Setup of build 55:
Design CPU, start of the top module:
module CPU(
				clk,
			  rst_n,
		   IO_stall,
         awid_m_inf,
       awaddr_m_inf,
       awsize_m_inf,
      awburst_m_inf,
        awlen_m_inf,
      awvalid_m_inf,
      awready_m_inf,
        wdata_m_inf,
        wlast_m_inf,
       wvalid_m_inf,
       wready_m_inf,
          bid_m_inf,
        bresp_m_inf,
       bvalid_m_inf,
       bready_m_inf,
         arid_m_inf,
       araddr_m_inf,
        arlen_m_inf,
       arsize_m_inf,
      arburst_m_inf,
      arvalid_m_inf,
      arready_m_inf, 
          rid_m_inf,
        rdata_m_inf,
        rresp_m_inf,
        rlast_m_inf,
       rvalid_m_inf,
       rready_m_inf 
);
Settings: LEC_CHECK=0, CAP_MARGIN=5, CORE_MARGIN=2, CORE_UTILIZATION=70, CTS_CLUSTER_DIAMETER=245, CTS_CLUSTER_SIZE=14, HOLD_SLACK_MARGIN=-0.08, SETUP_SLACK_MARGIN=1.02, SLEW_MARGIN=5; clock period 4.08 ns.
run.sh (not shown) runs the stock make flow with config.mk's settings and CLKGATE_MAP_FILE=.
[flow] build 55 | stages: complete | final checks: fail | reason: negative setup slack
Changes in build 36 relative to build 55:
Settings: CTS_CLUSTER_SIZE: 14 -> unset; CORE_UTILIZATION: 70 -> 40; SETUP_SLACK_MARGIN: 1.02 -> 0.65; CAP_MARGIN: 5 -> 20; CTS_CLUSTER_DIAMETER: 245 -> unset; HOLD_SLACK_MARGIN: -0.08 -> unset; SLEW_MARGIN: 5 -> 20; the clock period (ns, I/O delays scaled along): 4.08 -> 5.88.
==> comparison <==
- Taking build 55 as the reference, in build 36 total iterations of the first detailed-routing run down 11; count of placed standard cells in the final layout, fillers left out up 309.
- Compared with build 55, build 36 shows final weighted congestion of routability-driven global placement that has gone down by more than 10%.
- Build 36 | stages: all done | timing, DRC, antenna: all pass
- Although it ran to completion, build 55 produced a layout that fails the final checks because of negative setup slack.
- Maximum number of pins on one net before global-route repair was lower in the run labelled build 55.
Relative to build 36, the following input files were edited for build 98:
Settings: CTS_CLUSTER_SIZE now 48, previously not set; PLACE_DENSITY_LB_ADDON now 0.26, previously not set; CORE_UTILIZATION now 72, was 40; SETUP_SLACK_MARGIN no longer set, was 0.65; the clock period (ns, I/O delays scaled along) now 5.41, was 5.88.
[summary]
- Worst slack on hold paths was lower in build 36 than in build 98.
- Going from build 36 to build 98, placement row count shrank by more than a quarter.
- In build 98, the critical path depth came out 3 above the value in build 36.
- Build 98: part of the power in the clock network is 5.6 points lower than what build 36 reported.
- Going from build 36 to build 98, share of the final layout cell area in sequential cells +0.74 points; detail-routed net length per standard cell +2.4 um; final critical-path required period +110 ps; clock insertion delay at the later pin of the skew report -40 ps.
Edits applied to the flow inputs when going from build 98 to build 58:
Settings: clearing PLACE_DENSITY_LB_ADDON, which used to be 0.26; putting PLACE_DENSITY at 0.67 where nothing was set; swapping 48 for 33 in CTS_CLUSTER_SIZE; swapping 5.41 for 4.06 in the clock period (ns, I/O delays scaled along).
## What came out
Layout checks on build 58: not met. Flow itself completed; violations: negative setup slack.
Per the comparison of build 58 with build 98, floorplan core area held steady; total detailed-routing wirelength climbed about 6%; final area +900 sq um; maximum number of pins on one net before global-route repair decreased 37; total chip power increased by about 34% relative to the old numbers.
Compared with build 98, in build 58 port buffer count shows no meaningful change, detailed-router iteration count before antenna repair shows an increase of 3.
#### Input delta (build 85 over build 58)
Settings: PLACE_DENSITY removed (was 0.67); CORE_UTILIZATION changed from 72 to 64; CTS_CLUSTER_SIZE removed (was 33).
### Flow results
Status: routed wire length parity (build 85, build 58). NOTE standby leakage power build 58->build 85 decreased slightly. Although build 85 finished all stages, its layout failed final checks on negative setup slack. Detail-routed via count per cell, build 85 and build 58: smaller value in build 85. Minimum clock period down 120 ps in build 85 wrt build 58.

---

Starting RTL as in the previous note.
// CPU
module CPU(
				clk,
			  rst_n,
		   IO_stall,
         awid_m_inf,
       awaddr_m_inf,
       awsize_m_inf,
      awburst_m_inf,
        awlen_m_inf,
      awvalid_m_inf,
      awready_m_inf,
        wdata_m_inf,
        wlast_m_inf,
       wvalid_m_inf,
       wready_m_inf,
          bid_m_inf,
        bresp_m_inf,
       bvalid_m_inf,
       bready_m_inf,
         arid_m_inf,
       araddr_m_inf,
        arlen_m_inf,
       arsize_m_inf,
      arburst_m_inf,
      arvalid_m_inf,
      arready_m_inf, 
          rid_m_inf,
        rdata_m_inf,
        rresp_m_inf,
        rlast_m_inf,
       rvalid_m_inf,
       rready_m_inf 
);
input  wire clk, rst_n;
output reg  IO_stall;
parameter ID_WIDTH = 4 , ADDR_WIDTH = 32, DATA_WIDTH = 16, DRAM_NUMBER=2, WRIT_NUMBER=1;
output  wire [WRIT_NUMBER * ID_WIDTH-1:0]        awid_m_inf;
output  wire [WRIT_NUMBER * ADDR_WIDTH-1:0]    awaddr_m_inf;
output  wire [WRIT_NUMBER * 3 -1:0]            awsize_m_inf;
output  wire [WRIT_NUMBER * 2 -1:0]           awburst_m_inf;
output  wire [WRIT_NUMBER * 7 -1:0]             awlen_m_inf;
output  wire [WRIT_NUMBER-1:0]                awvalid_m_inf;
input   wire [WRIT_NUMBER-1:0]                awready_m_inf;
output  wire [WRIT_NUMBER * DATA_WIDTH-1:0]     wdata_m_inf;
output  wire [WRIT_NUMBER-1:0]                  wlast_m_inf;
output  wire [WRIT_NUMBER-1:0]                 wvalid_m_inf;
input   wire [WRIT_NUMBER-1:0]                 wready_m_inf;
input   wire [WRIT_NUMBER * ID_WIDTH-1:0]         bid_m_inf;
input   wire [WRIT_NUMBER * 2 -1:0]             bresp_m_inf;
input   wire [WRIT_NUMBER-1:0]             	   bvalid_m_inf;
output  wire [WRIT_NUMBER-1:0]                 bready_m_inf;
output  wire [DRAM_NUMBER * ID_WIDTH-1:0]       arid_m_inf;
output  wire [DRAM_NUMBER * ADDR_WIDTH-1:0]   araddr_m_inf;
output  wire [DRAM_NUMBER * 7 -1:0]            arlen_m_inf;
  ...
export LEC_CHECK = 0
export CAP_MARGIN = 25
export CORE_MARGIN = 2
export CORE_UTILIZATION = 62
export GPL_TIMING_DRIVEN = 1
export HOLD_SLACK_MARGIN = 0.19
export MAX_ROUTING_LAYER = met5
export PLACE_DENSITY = 0.57
export SLEW_MARGIN = 20
export TNS_END_PERCENT = 45
create_clock -name core_clock -period 7.16 [get_ports {clk}]
Edit:
Settings changed: ABC_AREA from default to 1, CAP_MARGIN 25 to 20, CORE_UTILIZATION 62 to 66, CTS_CLUSTER_SIZE from default to 22, GPL_TIMING_DRIVEN 1 to default, HOLD_SLACK_MARGIN 0.19 to default, MAX_ROUTING_LAYER met5 to default, PLACE_DENSITY 0.57 to default, TNS_END_PERCENT 45 to default.
Clock period 7.16 ns to 2.63 ns, I/O delays scaled along.
Effect:
- This time the run completed, yet does not pass: setup timing
- global-route usage increases by 11 points
- die area decreases by 2.9%
- wire length increases by 34%
- synthesized area increases by 3.4%
- setup slack loses 3.9 ns
Edit:
Settings changed: ABC_AREA 1 to default, CORE_UTILIZATION 66 to 67, CTS_CLUSTER_SIZE 22 to 14, SETUP_SLACK_MARGIN from default to -0.4.
Clock period 2.63 ns to 4.34 ns, I/O delays scaled along.
After rerunning: The new run completed and failed the layout checks on setup timing; die area fell by about 4.6%; clock-buffer cell count stays the same; worst setup slack improved by 1.9 ns; power fell by 41%; combinational power fell by about 60%; via count fell by 22%; maximum frequency rose by 4.6%; flip-flop count does not change; clock power fell by about 40%; synthesized area fell by 3.2%.
Edit:
Settings changed: CORE_UTILIZATION 67 to 72, CTS_CLUSTER_DIAMETER from default to 231, CTS_CLUSTER_SIZE 14 to 15, SETUP_SLACK_MARGIN -0.4 to default.
Clock period 4.34 ns to 4.08 ns, I/O delays scaled along.
The new run completed and failed the layout checks on setup timing.
Hold slack gets better by 0.032 ns.
Core utilization went up by 4.2 points.
Final area went down by 1.1%.
Flip-flop count stays the same.
Total power went down by 8.1%.
Edit:
Settings changed: ABC_AREA from default to 1, PLACE_DENSITY_LB_ADDON from default to 0.19.
Clock period 4.08 ns to 3.55 ns, I/O delays scaled along.
After rerunning: The new run finished but fails on setup timing. Cell count climbs by 22%. Sequential share of layout area falls by 1.3 points. Hold slack degrades by 0.17 ns. Combinational power came out higher by 39%. Die area went up by 3.3%. Power rose by 16%.
Power and IR drop assume default switching activity.
